## FPU_top_level
module FPU_top_level
(
 input 	       clk,
 input 	       nrst,
 input  [31:0] floating_point1,
 input  [31:0] floating_point2,
 input  [2:0]  frm,
 input  [6:0]  funct7,
 output [31:0] floating_point_out,
 output [4:0]  flags
 );
For scale: about 4200 cells after synthesis, about 110 flip-flops, roughly 0.034 mm2 of cells after synthesis.
Settings: LEC_CHECK=0, CAP_MARGIN=20, CORE_MARGIN=2, CORE_UTILIZATION=53, SLEW_MARGIN=20; clock period 5.18 ns.
run.sh (not shown) runs the stock make flow with config.mk's settings and CLKGATE_MAP_FILE=.
The baseline produced a layout that fails on negative setup slack.
Then changed:
--- a/flow/config.mk
+++ b/flow/config.mk
@@ -8,4 +8,5 @@
 export CAP_MARGIN = 20
 export CORE_MARGIN = 2
-export CORE_UTILIZATION = 53
+export CORE_UTILIZATION = 57
+export SETUP_SLACK_MARGIN = 1.29
 export SLEW_MARGIN = 20
==> flow/constraint.sdc (replaced) <==
create_clock -name core_clock -period 9.5 [get_ports {clk}]
set_input_delay 1.9000 -clock core_clock [delete_from_list [all_inputs] [get_ports {clk}]]
set_output_delay 1.9000 -clock core_clock [all_outputs]
set_load 0.01 [all_outputs]
This time the run completed without violations.
Utilization fell by 8.1 points.
Wire length drops by a few percent.
Clock skew is lower by 0.0063 ns.
Setup slack gains 3.6 ns.
Then changed:
--- a/flow/config.mk
+++ b/flow/config.mk
@@ -8,5 +8,5 @@
 export CAP_MARGIN = 20
 export CORE_MARGIN = 2
-export CORE_UTILIZATION = 57
-export SETUP_SLACK_MARGIN = 1.29
+export CORE_UTILIZATION = 66
+export SETUP_SLACK_MARGIN = -0.55
 export SLEW_MARGIN = 20
==> flow/constraint.sdc (replaced) <==
create_clock -name core_clock -period 7.67 [get_ports {clk}]
set_input_delay 1.5340 -clock core_clock [delete_from_list [all_inputs] [get_ports {clk}]]
set_output_delay 1.5340 -clock core_clock [all_outputs]
set_load 0.01 [all_outputs]
What happened:
- This time the run completed and failed the layout checks on negative setup slack
- hold slack degrades by 0.0098 ns
- core utilization goes up by 11 points
- register-to-register slack degrades by 1.5 ns
- design area barely changes
- via count goes up slightly
- clock-buffer cell count came out lower by 2
- non-clock buffer count is higher by 138
- first-iteration DRC count goes down by a few percent
- critical path depth rose by 1
- sequential share of layout area hardly moves
Then changed:
--- a/flow/config.mk
+++ b/flow/config.mk
@@ -8,5 +8,5 @@
 export CAP_MARGIN = 20
 export CORE_MARGIN = 2
-export CORE_UTILIZATION = 66
-export SETUP_SLACK_MARGIN = -0.55
+export CORE_UTILIZATION = 58
+export SETUP_SLACK_MARGIN = 1.32
 export SLEW_MARGIN = 20
==> flow/constraint.sdc (replaced) <==
create_clock -name core_clock -period 6.55 [get_ports {clk}]
set_input_delay 1.3100 -clock core_clock [delete_from_list [all_inputs] [get_ports {clk}]]
set_output_delay 1.3100 -clock core_clock [all_outputs]
set_load 0.01 [all_outputs]
The changed run completed, yet does not pass: negative setup slack; worst setup slack is worse by 1.1 ns; die area increases by 14%; wire length came out higher by 25%; clock-buffer cell count goes up by 1; final cell count rises by 7.9%; register-to-register slack loses 0.32 ns; non-clock buffer count came out higher by 310; via count goes up by about 13%; design area increases by 14%.
Then changed:
--- a/flow/config.mk
+++ b/flow/config.mk
@@ -8,5 +8,4 @@
 export CAP_MARGIN = 20
 export CORE_MARGIN = 2
-export CORE_UTILIZATION = 58
-export SETUP_SLACK_MARGIN = 1.32
+export CORE_UTILIZATION = 53
 export SLEW_MARGIN = 20
==> flow/constraint.sdc (replaced) <==
create_clock -name core_clock -period 9.33 [get_ports {clk}]
set_input_delay 1.8660 -clock core_clock [delete_from_list [all_inputs] [get_ports {clk}]]
set_output_delay 1.8660 -clock core_clock [all_outputs]
set_load 0.01 [all_outputs]
Result:
- Now the flow finished with timing, DRC and antenna clean
- utilization went down by 18 points
- final cell count is lower by 8.3%
- clock skew increases by 0.0082 ns
- first-iteration DRC count went down by 36%
- die size grows by 9.3%
- synthesized area is unchanged
- hold slack got worse by 0.0038 ns

* * *

FPU_top_level again, from the RTL that the note above started with.
// FPU_top_level
module FPU_top_level
(
 input 	       clk,
 input 	       nrst,
 input  [31:0] floating_point1,
 input  [31:0] floating_point2,
 input  [2:0]  frm,
 input  [6:0]  funct7,
 output [31:0] floating_point_out,
 output [4:0]  flags
 );
clock: 7.48 ns
lec_check: 0
cap_margin: 20
core_margin: 2
core_utilization: 66
cts_cluster_diameter: 364
cts_cluster_size: 39
max_routing_layer: met4
slew_margin: 20
The first run stopped in global routing, error GRT-0116.
Next try:
CORE_UTILIZATION = 56   (was 66)
CTS_CLUSTER_DIAMETER = default   (was 364)
CTS_CLUSTER_SIZE = default   (was 39)
MAX_ROUTING_LAYER = default   (was met4)
SETUP_SLACK_MARGIN = 1.53   (was default)
clock period = 5.18 ns   (was 7.48 ns; I/O delays follow)
What happened:
- With this change the flow finished but failed the layout checks on negative setup slack
- area after synthesis is unchanged
- die area went up by about 18%
- synthesized cell count is unchanged
Next try:
CORE_UTILIZATION = 59   (was 56)
SETUP_SLACK_MARGIN = default   (was 1.53)
Outcome:
- The changed run stopped in global routing (ODB-0269)
- synthesized area stays the same
- die area came out lower by about 5%
- synthesized cell count does not change
Next try:
CORE_UTILIZATION = 62   (was 59)
CTS_CLUSTER_SIZE = 39   (was default)
clock period = 7.48 ns   (was 5.18 ns; I/O delays follow)
Outcome: The new run finished but fails on negative setup slack; die size falls by 4.8%; area after synthesis stays the same; synthesized cell count is unchanged.
Next try:
CORE_UTILIZATION = 60   (was 62)
CTS_CLUSTER_SIZE = 100   (was 39)
clock period = 5.5 ns   (was 7.48 ns; I/O delays follow)
Now the flow did not get past global routing, error ODB-0269; synthesized area is unchanged; die size rises by 3.3%; synthesized cell count stays the same.

* * *

== v27 ==
FPU_top_level again, from the RTL that the note above started with.
## FPU_top_level
module FPU_top_level
(
 input 	       clk,
 input 	       nrst,
 input  [31:0] floating_point1,
 input  [31:0] floating_point2,
 input  [2:0]  frm,
 input  [6:0]  funct7,
 output [31:0] floating_point_out,
 output [4:0]  flags
 );
==> flow/config.mk <==
export PLATFORM = sky130hd
export DESIGN_NAME = FPU_top_level
export DESIGN_NICKNAME = FPU_top_level
export VERILOG_FILES = /design/flow/design.v
export SDC_FILE = /design/flow/constraint.sdc
export NUM_CORES = 4
export LEC_CHECK = 0
export CAP_MARGIN = 15
export CORE_ASPECT_RATIO = 1.59
export CORE_MARGIN = 2
export CORE_UTILIZATION = 47
export CTS_CLUSTER_DIAMETER = 102
export CTS_CLUSTER_SIZE = 43
export MAX_ROUTING_LAYER = met4
export PLACE_DENSITY = 0.67
export SETUP_SLACK_MARGIN = -0.59
export SLEW_MARGIN = 20
export TNS_END_PERCENT = 60
==> flow/constraint.sdc <==
create_clock -name core_clock -period 9.37 [get_ports {clk}]
set_input_delay 1.8740 -clock core_clock [delete_from_list [all_inputs] [get_ports {clk}]]
set_output_delay 1.8740 -clock core_clock [all_outputs]
set_load 0.01 [all_outputs]
[v27] flow finished | final checks: failed | reasons: negative setup slack
The following lists how v9 was set up differently from v27:
# v27
export LEC_CHECK = 0
export CAP_MARGIN = 15
export CORE_ASPECT_RATIO = 1.59
export CORE_MARGIN = 2
export CORE_UTILIZATION = 47
export CTS_CLUSTER_DIAMETER = 102
export CTS_CLUSTER_SIZE = 43
export MAX_ROUTING_LAYER = met4
export PLACE_DENSITY = 0.67
export SETUP_SLACK_MARGIN = -0.59
export SLEW_MARGIN = 20
export TNS_END_PERCENT = 60
create_clock -name core_clock -period 9.37 [get_ports {clk}]
# v9
export LEC_CHECK = 0
export CAP_MARGIN = 10
export CELL_PAD_IN_SITES_GLOBAL_PLACEMENT = 1
export CORE_ASPECT_RATIO = 1.59
export CORE_MARGIN = 2
export CORE_UTILIZATION = 47
export CTS_CLUSTER_DIAMETER = 398
export CTS_CLUSTER_SIZE = 43
export HOLD_SLACK_MARGIN = -0.09
export MAX_ROUTING_LAYER = met4
export PLACE_DENSITY = 0.67
export SLEW_MARGIN = 20
export TNS_END_PERCENT = 60
create_clock -name core_clock -period 10.5 [get_ports {clk}]
--- outcome ---
- Per the final summary, v9 finished and its layout is clean on timing, DRC and antenna.
- Compared with v27, v9 shows a lower ratio of final minimum period to clock period.
- v9 -> v27: TritonCTS sink count delta 0, exact match
- Reported for v9 and v27, final tally of max-slew violations turned out identical to the last digit.
- Vias after detailed routing of v9 falls short of that of v27 by a few percent.
- Going from v27 to v9, critical path depth shrank by 1; final wirelength grew by 6.8%; post-route standard cell area excluding fillers shrank by 4.0%; hold slack grew by 12 ps.
Changes in v8 relative to v9:
# v9
export LEC_CHECK = 0
export CAP_MARGIN = 10
export CELL_PAD_IN_SITES_GLOBAL_PLACEMENT = 1
export CORE_ASPECT_RATIO = 1.59
export CORE_MARGIN = 2
export CORE_UTILIZATION = 47
export CTS_CLUSTER_DIAMETER = 398
export CTS_CLUSTER_SIZE = 43
export HOLD_SLACK_MARGIN = -0.09
export MAX_ROUTING_LAYER = met4
export PLACE_DENSITY = 0.67
export SLEW_MARGIN = 20
export TNS_END_PERCENT = 60
create_clock -name core_clock -period 10.5 [get_ports {clk}]
# v8
export LEC_CHECK = 0
export CAP_MARGIN = 15
export CORE_ASPECT_RATIO = 1.15
export CORE_MARGIN = 2
export CORE_UTILIZATION = 61
export CTS_CLUSTER_DIAMETER = 102
export CTS_CLUSTER_SIZE = 43
export MAX_ROUTING_LAYER = met4
export PLACE_DENSITY = 0.67
export SETUP_SLACK_MARGIN = -0.59
export SLEW_MARGIN = 20
export TNS_END_PERCENT = 60
create_clock -name core_clock -period 7.69 [get_ports {clk}]
==> results <==
Going from v9 to v8, global-route usage moved up, number of antenna cells inserted saw a decrease.
Complete run, failing final checks: v8, reason negative setup slack.
v9 finished every stage and its layout cleared the timing, DRC and antenna checks.
Compared with v9, v8 shows a lower setup slack after layout.
[compare] base=v9 new=v8: worst clock skew closely matched the old numbers, data-path buffer share of cell area in the final layout increased by 5.5 points relative to the old numbers.
Delta (v8 minus v9): final design area excluding fillers increased 5.9%; total wire length went down; number of instances in the placed design roughly the same.
The timing startpoint of the critical path comes out floating_point2[9] in one run and floating_point2[2] in the other, namely in v8 and v9 respectively.
Input-level comparison between v22 and v8:
# v8
export LEC_CHECK = 0
export CAP_MARGIN = 15
export CORE_ASPECT_RATIO = 1.15
export CORE_MARGIN = 2
export CORE_UTILIZATION = 61
export CTS_CLUSTER_DIAMETER = 102
export CTS_CLUSTER_SIZE = 43
export MAX_ROUTING_LAYER = met4
export PLACE_DENSITY = 0.67
export SETUP_SLACK_MARGIN = -0.59
export SLEW_MARGIN = 20
export TNS_END_PERCENT = 60
create_clock -name core_clock -period 7.69 [get_ports {clk}]
# v22
export LEC_CHECK = 0
export CAP_MARGIN = 20
export CORE_MARGIN = 2
export CORE_UTILIZATION = 66
export SLEW_MARGIN = 20
create_clock -name core_clock -period 7.7 [get_ports {clk}]
[summary]
- v22: flow complete, layout not clean; failing: negative setup slack
- Non-clock buffer count grows by more than 10% when moving from v8 to v22.
- Clock network area share is lower on v22
- Critical path depth: v22 > v8
- Total length of routed wires (v22 over v8): increase, 11%
- Relative to v8, the wire length of the first global-routing pass of v22 is higher by 3.0%.
- Against v8, average routed wire per standard cell in v22 rose by a little under 10%.
- Compared with v8, final area in v22 increased by a few percent.
- Comparing v22 and v8, final cell utilization of the core is higher on v22.
- Diff v8 -> v22 | worst setup slack | increase of 77 ps
- The hold slack of v22 and that of v8 are within noise of each other.
What v1 does differently from v22 at the input level:
# v22
export LEC_CHECK = 0
export CAP_MARGIN = 20
export CORE_MARGIN = 2
export CORE_UTILIZATION = 66
export SLEW_MARGIN = 20
create_clock -name core_clock -period 7.7 [get_ports {clk}]
# v1
export LEC_CHECK = 0
export CAP_MARGIN = 20
export CORE_MARGIN = 2
export CORE_UTILIZATION = 64
export CTS_CLUSTER_SIZE = 97
export SLEW_MARGIN = 20
create_clock -name core_clock -period 6.55 [get_ports {clk}]
Flow for v1 halted at 5_1_grt, error code ODB-0269.
Compared with v22, total placed cells including tap cells in v1 increased by a few percent.
Die span in y, v1 and v22, higher one = v1.
Die outline area was lower in v22 than in v1.
v1 -> v22: clock net sink count delta 0, exact match
In v1, die extent in x is higher than in v22.
In the reports for v1 and v22, the smaller initial cell density of the core belongs to v1.
STATUS setup slack at placement: v1 loses against v22
v1 vs v22: number of cell rows up in v1
Comparing v1 and v22, the higher post-CTS repair timing setup buffer count is on v1.
Placeable core region on v1 is behind v22.
